==> inputs of job 2434 <==
## axi_dfm_v1_0
module axi_dfm_v1_0(
    input logic s_axi_aclk,
    input logic s_axi_aresetn,
    input  logic [31:0] s_axi_awaddr,
    input  logic        s_axi_awvalid,
    output logic        s_axi_awready,
    input  logic [31:0] s_axi_wdata,
    input  logic        s_axi_wvalid,
    output logic        s_axi_wready,
    output logic s_axi_bvalid,
    input  logic s_axi_bready,
    input  logic [31:0] s_axi_araddr,
    input  logic        s_axi_arvalid,
    output logic        s_axi_arready,
    output logic [31:0] s_axi_rdata,
    output logic        s_axi_rvalid,
    input  logic        s_axi_rready,
    input  logic signal_in,
    output logic signal_done
);
Settings: LEC_CHECK=0, ABC_AREA=1, CAP_MARGIN=35, CELL_PAD_IN_SITES_GLOBAL_PLACEMENT=2, CORE_ASPECT_RATIO=1.65, CORE_MARGIN=2, CORE_UTILIZATION=40, CTS_CLUSTER_DIAMETER=55, CTS_CLUSTER_SIZE=22, GPL_ROUTABILITY_DRIVEN=1, GPL_TIMING_DRIVEN=0, MAX_ROUTING_LAYER=met4, PLACE_DENSITY=0.6, SLEW_MARGIN=35, TNS_END_PERCENT=70; clock period 3.2 ns.
run.sh (not shown) runs the stock make flow with config.mk's settings and CLKGATE_MAP_FILE=.
==> job 5770 (differences from job 2434) <==
- ABC_AREA: 1 -> not set
- CAP_MARGIN: 35 -> 20
- CELL_PAD_IN_SITES_GLOBAL_PLACEMENT: 2 -> not set
- CORE_ASPECT_RATIO: 1.65 -> not set
- CORE_UTILIZATION: 40 -> 72
- CTS_CLUSTER_DIAMETER: 55 -> not set
- CTS_CLUSTER_SIZE: 22 -> not set
- GPL_ROUTABILITY_DRIVEN: 1 -> not set
- GPL_TIMING_DRIVEN: 0 -> not set
- MAX_ROUTING_LAYER: met4 -> not set
- PLACE_DENSITY: 0.6 -> 0.78
- SLEW_MARGIN: 35 -> 20
- TNS_END_PERCENT: 70 -> not set
==> flow/constraint.sdc (replaced) <==
create_clock -name core_clock -period 1.98 [get_ports {s_axi_aclk}]
set_input_delay 0.3960 -clock core_clock [delete_from_list [all_inputs] [get_ports {s_axi_aclk}]]
set_output_delay 0.3960 -clock core_clock [all_outputs]
set_load 0.01 [all_outputs]
==> flow_metrics.tcl <==
# implementation run metrics
set metrics [dict create \
    setup_ws_ns -0.0952 \
    so_faults "setup timing" \
    outcome "complete, but fails checks" \
    finalSetupViolations 17 \
    core_mm2 0.0368 \
    inverters 96 \
]
the above is filed under job 5770

==> flow_metrics.tcl <==
# implementation run metrics
set metrics [dict create \
    outcome "timing/DRC/antenna clean" \
    core_mm2 0.0702 \
    setup_ws_ns 0.256 \
    ir_drop_uv 431 \
    finalSetupViolations 0 \
    inverters 497 \
]
the above is filed under job 2434



==> inputs of lagoon <==
Starting RTL as in the previous note.
Design axi_dfm_v1_0, start of the top module:
module axi_dfm_v1_0(
    input logic s_axi_aclk,
    input logic s_axi_aresetn,
    input  logic [31:0] s_axi_awaddr,
    input  logic        s_axi_awvalid,
    output logic        s_axi_awready,
    input  logic [31:0] s_axi_wdata,
    input  logic        s_axi_wvalid,
    output logic        s_axi_wready,
    output logic s_axi_bvalid,
    input  logic s_axi_bready,
    input  logic [31:0] s_axi_araddr,
    input  logic        s_axi_arvalid,
    output logic        s_axi_arready,
    output logic [31:0] s_axi_rdata,
    output logic        s_axi_rvalid,
    input  logic        s_axi_rready,
    input  logic signal_in,
    output logic signal_done
);
localparam int W = 16;
logic [4:0] gate_en;
logic [4:0] gate_sync;
logic [W-1:0] gate_shift;
logic [W-1:0] gate_total;
logic     [4:0] raw_wr_en;
logic [2*W-1:0] raw_wr_data[5];
logic           reg_wr_en;
logic [2*W-1:0] reg_wr_data;
logic [2*W-1:0] reg_rd_data;
assign s_axi_awready = s_axi_aresetn && s_axi_awvalid && (!s_axi_bvalid || s_axi_bready);
assign s_axi_wready  = s_axi_aresetn && s_axi_wvalid  && (!s_axi_bvalid || s_axi_bready);
assign s_axi_arready = s_axi_aresetn && s_axi_arvalid && (!s_axi_rvalid || s_axi_rready);
assign signal_done = reg_wr_en;
always_ff @(posedge s_axi_aclk or negedge s_axi_aresetn)
begin
    if (!s_axi_aresetn) begin
        gate_shift <= {W{1'b0}};
        gate_total <= {W{1'b0}};
        reg_rd_data <= {(2*W){1'b0}};
        s_axi_bvalid <= 1'b0;
        s_axi_rvalid <= 1'b0;
        s_axi_rdata <= 32'h0000_0000;
    end else begin
        if (s_axi_awready) begin
            case (s_axi_awaddr[7:0])
                8'h00:
  ...
export LEC_CHECK = 0
export CAP_MARGIN = 0
export CELL_PAD_IN_SITES_DETAIL_PLACEMENT = 0
export CORE_MARGIN = 8
export CORE_UTILIZATION = 39
export CTS_CLUSTER_DIAMETER = 330
export CTS_CLUSTER_SIZE = 25
export GPL_ROUTABILITY_DRIVEN = 1
export HOLD_SLACK_MARGIN = 0.3
export MIN_ROUTING_LAYER = met2
export PLACE_DENSITY_LB_ADDON = 0.24
export SLEW_MARGIN = 35
export TNS_END_PERCENT = 100
create_clock -name core_clock -period 3.45 [get_ports {s_axi_aclk}]
==> quartz: changes against lagoon <==
Settings changed: ABC_AREA from default to 1, CAP_MARGIN 0 to 20, CELL_PAD_IN_SITES_DETAIL_PLACEMENT 0 to default, CORE_MARGIN 8 to 2, CORE_UTILIZATION 39 to 72, CTS_CLUSTER_DIAMETER 330 to 386, CTS_CLUSTER_SIZE 25 to default, GPL_ROUTABILITY_DRIVEN 1 to default, HOLD_SLACK_MARGIN 0.3 to default, MIN_ROUTING_LAYER met2 to default, PLACE_DENSITY from default to 0.6, PLACE_DENSITY_LB_ADDON 0.24 to default, SLEW_MARGIN 35 to 20, TNS_END_PERCENT 100 to default.
==> flow/constraint.sdc (replaced) <==
create_clock -name core_clock -period 2.0 [get_ports {s_axi_aclk}]
set_input_delay 0.4000 -clock core_clock [delete_from_list [all_inputs] [get_ports {s_axi_aclk}]]
set_output_delay 0.4000 -clock core_clock [all_outputs]
set_load 0.01 [all_outputs]
==> raven: changes against lagoon <==
Settings changed: ABC_AREA from default to 0, CAP_MARGIN 0 to 20, CORE_ASPECT_RATIO from default to 1.32, CORE_MARGIN 8 to 2, CORE_UTILIZATION 39 to 72, CTS_CLUSTER_DIAMETER 330 to default, CTS_CLUSTER_SIZE 25 to 15, GPL_ROUTABILITY_DRIVEN 1 to default, HOLD_SLACK_MARGIN 0.3 to default, MIN_ROUTING_LAYER met2 to default, PLACE_DENSITY from default to 0.77, PLACE_DENSITY_LB_ADDON 0.24 to default, SETUP_SLACK_MARGIN from default to -0.04, SLEW_MARGIN 35 to 20, TNS_END_PERCENT 100 to default.
==> flow/constraint.sdc (replaced) <==
create_clock -name core_clock -period 1.97 [get_ports {s_axi_aclk}]
set_input_delay 0.3940 -clock core_clock [delete_from_list [all_inputs] [get_ports {s_axi_aclk}]]
set_output_delay 0.3940 -clock core_clock [all_outputs]
set_load 0.01 [all_outputs]
==> impl_metrics.py <==
# Generated from Yosys and OpenROAD reports
metrics = {
    "critical_path": {
        "end_kind": "output pin",
        "max_stage_delay_ns": 0.56,
    },
    "pwr": {
        "powerClk_mw": 3.60,
        "pwr-share-clk": 0.240,
    },
    "grt": {
        "grt_pass1_wl_mm": 114,
        "grt.busiest_layer": "met3",
        "grt_pass1_vias": 28900,
    },
    "logic_synthesis": {
        "ys_seq_share": 0.527,
    },
    "detailed_routing": {
        "via_count": 26300,
        "route.detailed.wl_per_inst_um": 21.7,
    },
    "timing": {
        "fmax_ghz": 0.340,
        "worst_pin_slew_ns": 1.03,
    },
    "run_status": {
        "status": "finished clean",
    },
    "floorplan": {
        "chipArea_um2": 77800,
    },
    "cells_and_area": {
        "nFillCells": 6488,
    },
    "clocking": {
        "clk_pin_slew_ns": 0.09,
    },
}
That was lagoon.
==> impl_metrics.py <==
# Generated from Yosys and OpenROAD reports
metrics = {
    "timing": {
        "worst_pin_slew_ns": 0.998,
        "finalWorstPathRequiredPeriod_ns": 1.99,
        "fmax_ghz": 0.503,
        "hold-worst-slack_ns": 0.132,
    },
    "run_status": {
        "status": "finished clean",
    },
    "grt": {
        "groute.usage.overall": 0.421,
        "grt_pass1_wl_mm": 136,
    },
    "pwr": {
        "powerClk_mw": 11.9,
        "pwr-share-clk": 0.492,
    },
    "critical_path": {
        "end_kind": "output pin",
        "max_stage_delay_ns": 0.56,
    },
    "detailed_routing": {
        "route.detailed.wl_per_inst_um": 19.2,
    },
    "flow_run": {
        "warning_count": 99,
    },
    "cells_and_area": {
        "nFillCells": 2364,
    },
    "floorplan": {
        "chipArea_um2": 40800,
    },
    "clocking": {
        "clk_pin_slew_ns": 0.07,
    },
    "logic_synthesis": {
        "ys_seq_share": 0.503,
    },
}
That was quartz.
==> impl_metrics.py <==
# Generated from Yosys and OpenROAD reports
metrics = {
    "floorplan": {
        "chipArea_um2": 39000,
    },
    "grt": {
        "grt_pass1_wl_mm": 117,
        "grt_pass1_vias": 21200,
    },
    "timing": {
        "fmax_ghz": 0.500,
        "worst_pin_slew_ns": 0.805,
        "setup_viol": 2,
        "setup_ws_ns": -0.0316,
    },
    "detailed_routing": {
        "route.detailed.wl_per_inst_um": 23.8,
    },
    "pwr": {
        "pwr-share-clk": 0.359,
        "powerClk_mw": 11.6,
    },
    "cells_and_area": {
        "nFillCells": 1931,
    },
    "critical_path": {
        "max_stage_delay_ns": 0.48,
    },
    "run_status": {
        "status": "complete, but fails checks",
        "violations": "negative setup slack",
    },
}
That was raven.
Power is estimated from default activity; no workload was simulated.
